MS:
==> flow/design.v (excerpt) <==
module top(
     input wire clk, reset,
     input wire start, si,
     output wire [3:0] an,
     output wire [7:0] sseg
    );
For scale: roughly 1,500 cells after synthesis, roughly 16 I/O pins, about 0.013 mm² of cells after synthesis.
Settings: LEC_CHECK=0, ABC_AREA=0, CAP_MARGIN=15, CORE_ASPECT_RATIO=0.77, CORE_MARGIN=10, CORE_UTILIZATION=22, CTS_CLUSTER_SIZE=22, GPL_TIMING_DRIVEN=1, PLACE_DENSITY_LB_ADDON=0.1, SLEW_MARGIN=20, TNS_END_PERCENT=65; clock period 6.95 ns.
run.sh (not shown) runs the stock make flow with config.mk's settings and CLKGATE_MAP_FILE=.
Inputs modified between MS and JK:
Settings: clearing TNS_END_PERCENT, which used to be 65; clearing PLACE_DENSITY_LB_ADDON, which used to be 0.1; swapping 22 for 40 in CORE_UTILIZATION; swapping 15 for 20 in CAP_MARGIN; clearing ABC_AREA, which used to be 0; clearing GPL_TIMING_DRIVEN, which used to be 1; swapping 10 for 2 in CORE_MARGIN; clearing CTS_CLUSTER_SIZE, which used to be 22; clearing CORE_ASPECT_RATIO, which used to be 0.77; swapping 6.95 for 5.22 in the clock period (ns, I/O delays scaled along).
Notes after the runs:
- MS → JK: wire length reported by the detailed router -6400 µm, clock power +16%, count of plain and timing-repair buffers +3.
- Cell area: JK vs MS down about 4%
- Looking only at clock-buffer cell count, and setting everything else aside, the higher value of JK and MS goes to MS.
- First-pass GRT wire length in JK is about 15% below MS.
- Sort JK and MS by setup slack desc -> top: MS
- Going from MS to JK, final cell count has decreased, clock share of power -3.4 points, portion of total power attributed to combinational logic was more or less identical.


top again, from the RTL that the note above started with.
clock: 10.0 ns
lec_check: 0
abc_area: 1
cap_margin: 30
core_aspect_ratio: 0.74
core_margin: 2
core_utilization: 25
gpl_routability_driven: 0
hold_slack_margin: 0.19
max_routing_layer: met4
place_density_lb_addon: 0.02
setup_slack_margin: -0.08
slew_margin: 35
Rerun with:
Settings changed: CAP_MARGIN 30 to 20, CORE_ASPECT_RATIO 0.74 to not set, CORE_UTILIZATION 25 to 26, GPL_ROUTABILITY_DRIVEN 0 to not set, GPL_TIMING_DRIVEN set to 1, HOLD_SLACK_MARGIN 0.19 to 0.29, MAX_ROUTING_LAYER met4 to not set, PLACE_DENSITY_LB_ADDON 0.02 to not set, SETUP_SLACK_MARGIN -0.08 to 1.92, SLEW_MARGIN 35 to 20.
Result:
- The changed run finished clean
- synthesized area is unchanged
- design area fell by 2.1%
- flip-flop count is unchanged
- total power fell by 9.5%
- sequential share of layout area rose by 0.76 points
Rerun with:
Settings changed: ABC_AREA 1 to not set, CORE_UTILIZATION 26 to 41, GPL_TIMING_DRIVEN 1 to not set, HOLD_SLACK_MARGIN 0.29 to not set, SETUP_SLACK_MARGIN 1.92 to not set.
Clock period 10.0 ns to 5.22 ns, I/O delays scaled along.
Outcome: Via count drops by about 16%. Utilization climbs by 17 points. Cell area drops by 5.4%. Critical path depth drops by 3.
Rerun with:
Settings changed: ABC_AREA set to 1, CORE_UTILIZATION 41 to 72.
Clock period 5.22 ns to 2.9 ns, I/O delays scaled along.
Via count came out higher by 24%; cell count came out higher by about 16%; hold slack degrades by 39 ps; flip-flop count is unchanged; sequential power came out higher by about 80%; clock skew barely changes; count of clock-buffer cells in the layout came out lower by 8.
Rerun with:
Settings changed: PLACE_DENSITY_LB_ADDON set to 0.08.
Outcome:
- global-route usage grows by 0.25 points
- register-to-register slack gains 110 ps
- clock skew grows by 14 ps
- power shrinks slightly
- non-clock buffer count grows by 4
- synthesized area stays the same
- clock-buffer cell count grows by 1
- sequential share of layout area is about the same
- via count is about the same
- routed wire length grows slightly
- clock power shrinks by a few percent


run A:
Starting RTL as in the previous note.
==> flow/config.mk <==
export PLATFORM = sky130hd
export DESIGN_NAME = top
export DESIGN_NICKNAME = top
export VERILOG_FILES = /design/flow/design.v
export SDC_FILE = /design/flow/constraint.sdc
export NUM_CORES = 4
export LEC_CHECK = 0
export ABC_AREA = 1
export CAP_MARGIN = 30
export CORE_ASPECT_RATIO = 0.74
export CORE_MARGIN = 2
export CORE_UTILIZATION = 25
export GPL_ROUTABILITY_DRIVEN = 0
export HOLD_SLACK_MARGIN = 0.19
export MAX_ROUTING_LAYER = met4
export SETUP_SLACK_MARGIN = -0.08
export SLEW_MARGIN = 20
==> flow/constraint.sdc <==
create_clock -name core_clock -period 10.0 [get_ports {clk}]
set_input_delay 2.0000 -clock core_clock [delete_from_list [all_inputs] [get_ports {clk}]]
set_output_delay 2.0000 -clock core_clock [all_outputs]
set_load 0.01 [all_outputs]
Run A: full flow OK, the timing, design-rule and antenna checks passed
Input-level comparison between run B and run A:
Settings: a change of SLEW_MARGIN from 20 to 35; an added PLACE_DENSITY of 0.35; a change of CORE_UTILIZATION from 25 to 44; a deleted SETUP_SLACK_MARGIN that had been -0.08; a change of the clock period (ns, I/O delays scaled along) from 10.0 to 3.01.
[summary]
Comparing highest fanout seen on the critical path for run B and run A, the bigger number came from run A.
Run B vs. run A: cell area now sits lower; slew at the pin closest to its max-slew limit now sits lower; area of all sequential standard cells now sits at about the same level.
What run C does differently from run B at the input level:
Settings: ABC_AREA: 1 -> unset; SLEW_MARGIN: 35 -> 20; CORE_UTILIZATION: 44 -> 40; CORE_ASPECT_RATIO: 0.74 -> unset; HOLD_SLACK_MARGIN: 0.19 -> unset; CAP_MARGIN: 30 -> 20; GPL_ROUTABILITY_DRIVEN: 0 -> unset; MAX_ROUTING_LAYER: met4 -> unset; PLACE_DENSITY: 0.35 -> unset; the clock period (ns, I/O delays scaled along): 3.01 -> 4.72.
--- outcome ---
Global-route usage in run C is 4.8 points lower than in run B
Run C completed end to end with timing, DRC and antenna clean.
Clock tree buffer count of the final layout: run C and run B compared, higher one is run C
Compared with run B, number of unique standard cell types used by synthesis in run C increased by more than half.
Run C vs. run B: floorplan core density decreased by 4.0 points relative to the old numbers; peak ir drop on the vdd network decreased 19%.
Run comparison: run B critical path's slowest cell dfxtp_4; run C critical path's slowest cell mux4_2
Modified inputs, run D compared to run C
Settings: PLACE_DENSITY_LB_ADDON: unset -> 0.06; CTS_CLUSTER_DIAMETER: unset -> 96; ABC_AREA: unset -> 1; CORE_UTILIZATION: 40 -> 71; the clock period (ns, I/O delays scaled along): 4.72 -> 3.47.
Notes after the runs:
Going from run C to run D, areal power density over the cells picked up an extra about 36%; data required time of the critical path lost 1.00 ns; switching power share of the total picked up an extra 4.1 points.
The run showing the smaller global-route wire length before repair is run C.
Looking only at worst setup slack, and setting everything else aside, the higher value of run C and run D goes to run C.
Relative to run C, run D degrades estimated wirelength of the detail-placed design.
| first-pass detailed-route iteration total | run D vs run C | 1 higher |
STATUS via count: run D loses against run C


Starting RTL as in the previous note.
Settings: LEC_CHECK=0, CAP_MARGIN=15, CELL_PAD_IN_SITES_DETAIL_PLACEMENT=0, CORE_ASPECT_RATIO=1.59, CORE_MARGIN=2, CORE_UTILIZATION=65, CTS_CLUSTER_SIZE=99, HOLD_SLACK_MARGIN=0.26, MAX_ROUTING_LAYER=met5, SETUP_SLACK_MARGIN=0.79, SLEW_MARGIN=20; clock period 3.02 ns.
The baseline completed, yet does not pass: setup timing.
Then changed:
- CORE_ASPECT_RATIO: 1.59 -> unset
- CORE_UTILIZATION: 65 -> 72
- CTS_CLUSTER_SIZE: 99 -> 29
- HOLD_SLACK_MARGIN: 0.26 -> -0.09
- SETUP_SLACK_MARGIN: 0.79 -> 0.97
- clock period: 3.02 -> 3.64 ns (I/O delays scaled with it)
Result:
- This time the run produced a clean layout
- wire length went down by roughly a tenth
- worst setup slack is better by 0.47 ns
- worst hold slack is better by 0.053 ns
Then changed:
- ABC_AREA: unset -> 1
- CORE_ASPECT_RATIO: unset -> 0.9
- CTS_CLUSTER_SIZE: 29 -> 99
- HOLD_SLACK_MARGIN: -0.09 -> unset
- PLACE_DENSITY: unset -> 0.36
- SETUP_SLACK_MARGIN: 0.97 -> 0.84
- clock period: 3.64 -> 2.9 ns (I/O delays scaled with it)
Result: This time the run reached the layout checks and failed them: setup timing. Routed wire length went up by a quarter to a third. Power went up by well over a third. Final cell count went up by a quarter to a third. Combinational power went up to 12 times its value. Design area went up by roughly a tenth.
Then changed:
- CAP_MARGIN: 15 -> 20
- CELL_PAD_IN_SITES_DETAIL_PLACEMENT: 0 -> unset
- CORE_ASPECT_RATIO: 0.9 -> unset
- CTS_CLUSTER_DIAMETER: unset -> 91
- CTS_CLUSTER_SIZE: 99 -> 15
- MAX_ROUTING_LAYER: met5 -> unset
- PLACE_DENSITY: 0.36 -> unset
- PLACE_DENSITY_LB_ADDON: unset -> 0.07
- SETUP_SLACK_MARGIN: 0.84 -> 0.45
This time the run went through all stages and came out clean.
Setup slack is better by 0.25 ns.
Power came out lower by about a fifth.
Critical path depth came out lower by 5.
Final cell count came out lower by a few percent.
Utilization came out lower by 8.2 points.
Synthesized area does not change.
Global-route usage came out lower by 4.1 points.
Routed wire length came out lower by about a fifth.
Clock power came out lower by a quarter to a third.
Worst hold slack is better by 0.044 ns.
Cell area came out lower by a little under a tenth.


Starting RTL as in the previous note.
clock: 2.9 ns
lec_check: 0
abc_area: 1
cap_margin: 15
cell_pad_in_sites_detail_placement: 0
core_margin: 2
core_utilization: 72
cts_cluster_diameter: 342
cts_cluster_size: 15
max_routing_layer: met5
place_density_lb_addon: 0.06
setup_slack_margin: 0.38
slew_margin: 20
Rerun with:
Settings changed: CAP_MARGIN 15 to 20, CELL_PAD_IN_SITES_DETAIL_PLACEMENT 0 to not set, CORE_ASPECT_RATIO set to 0.88, CTS_CLUSTER_DIAMETER 342 to 96, CTS_CLUSTER_SIZE 15 to not set, GPL_ROUTABILITY_DRIVEN set to 0, MAX_ROUTING_LAYER met5 to not set, PLACE_DENSITY set to 0.39, PLACE_DENSITY_LB_ADDON 0.06 to not set, SETUP_SLACK_MARGIN 0.38 to 0.72.
Worst hold slack improved by 0.0058 ns.
Cell area climbs by a few percent.
Maximum frequency drops slightly.
Via count climbs by a few percent.
Area after synthesis does not change.
Power climbs by about a fifth.
Worst setup slack got worse by 0.027 ns.
Synthesized cell count stays the same.
Flip-flop count is unchanged.
Non-clock buffer count climbs by 9.
Power is estimated from default activity; no workload was simulated.
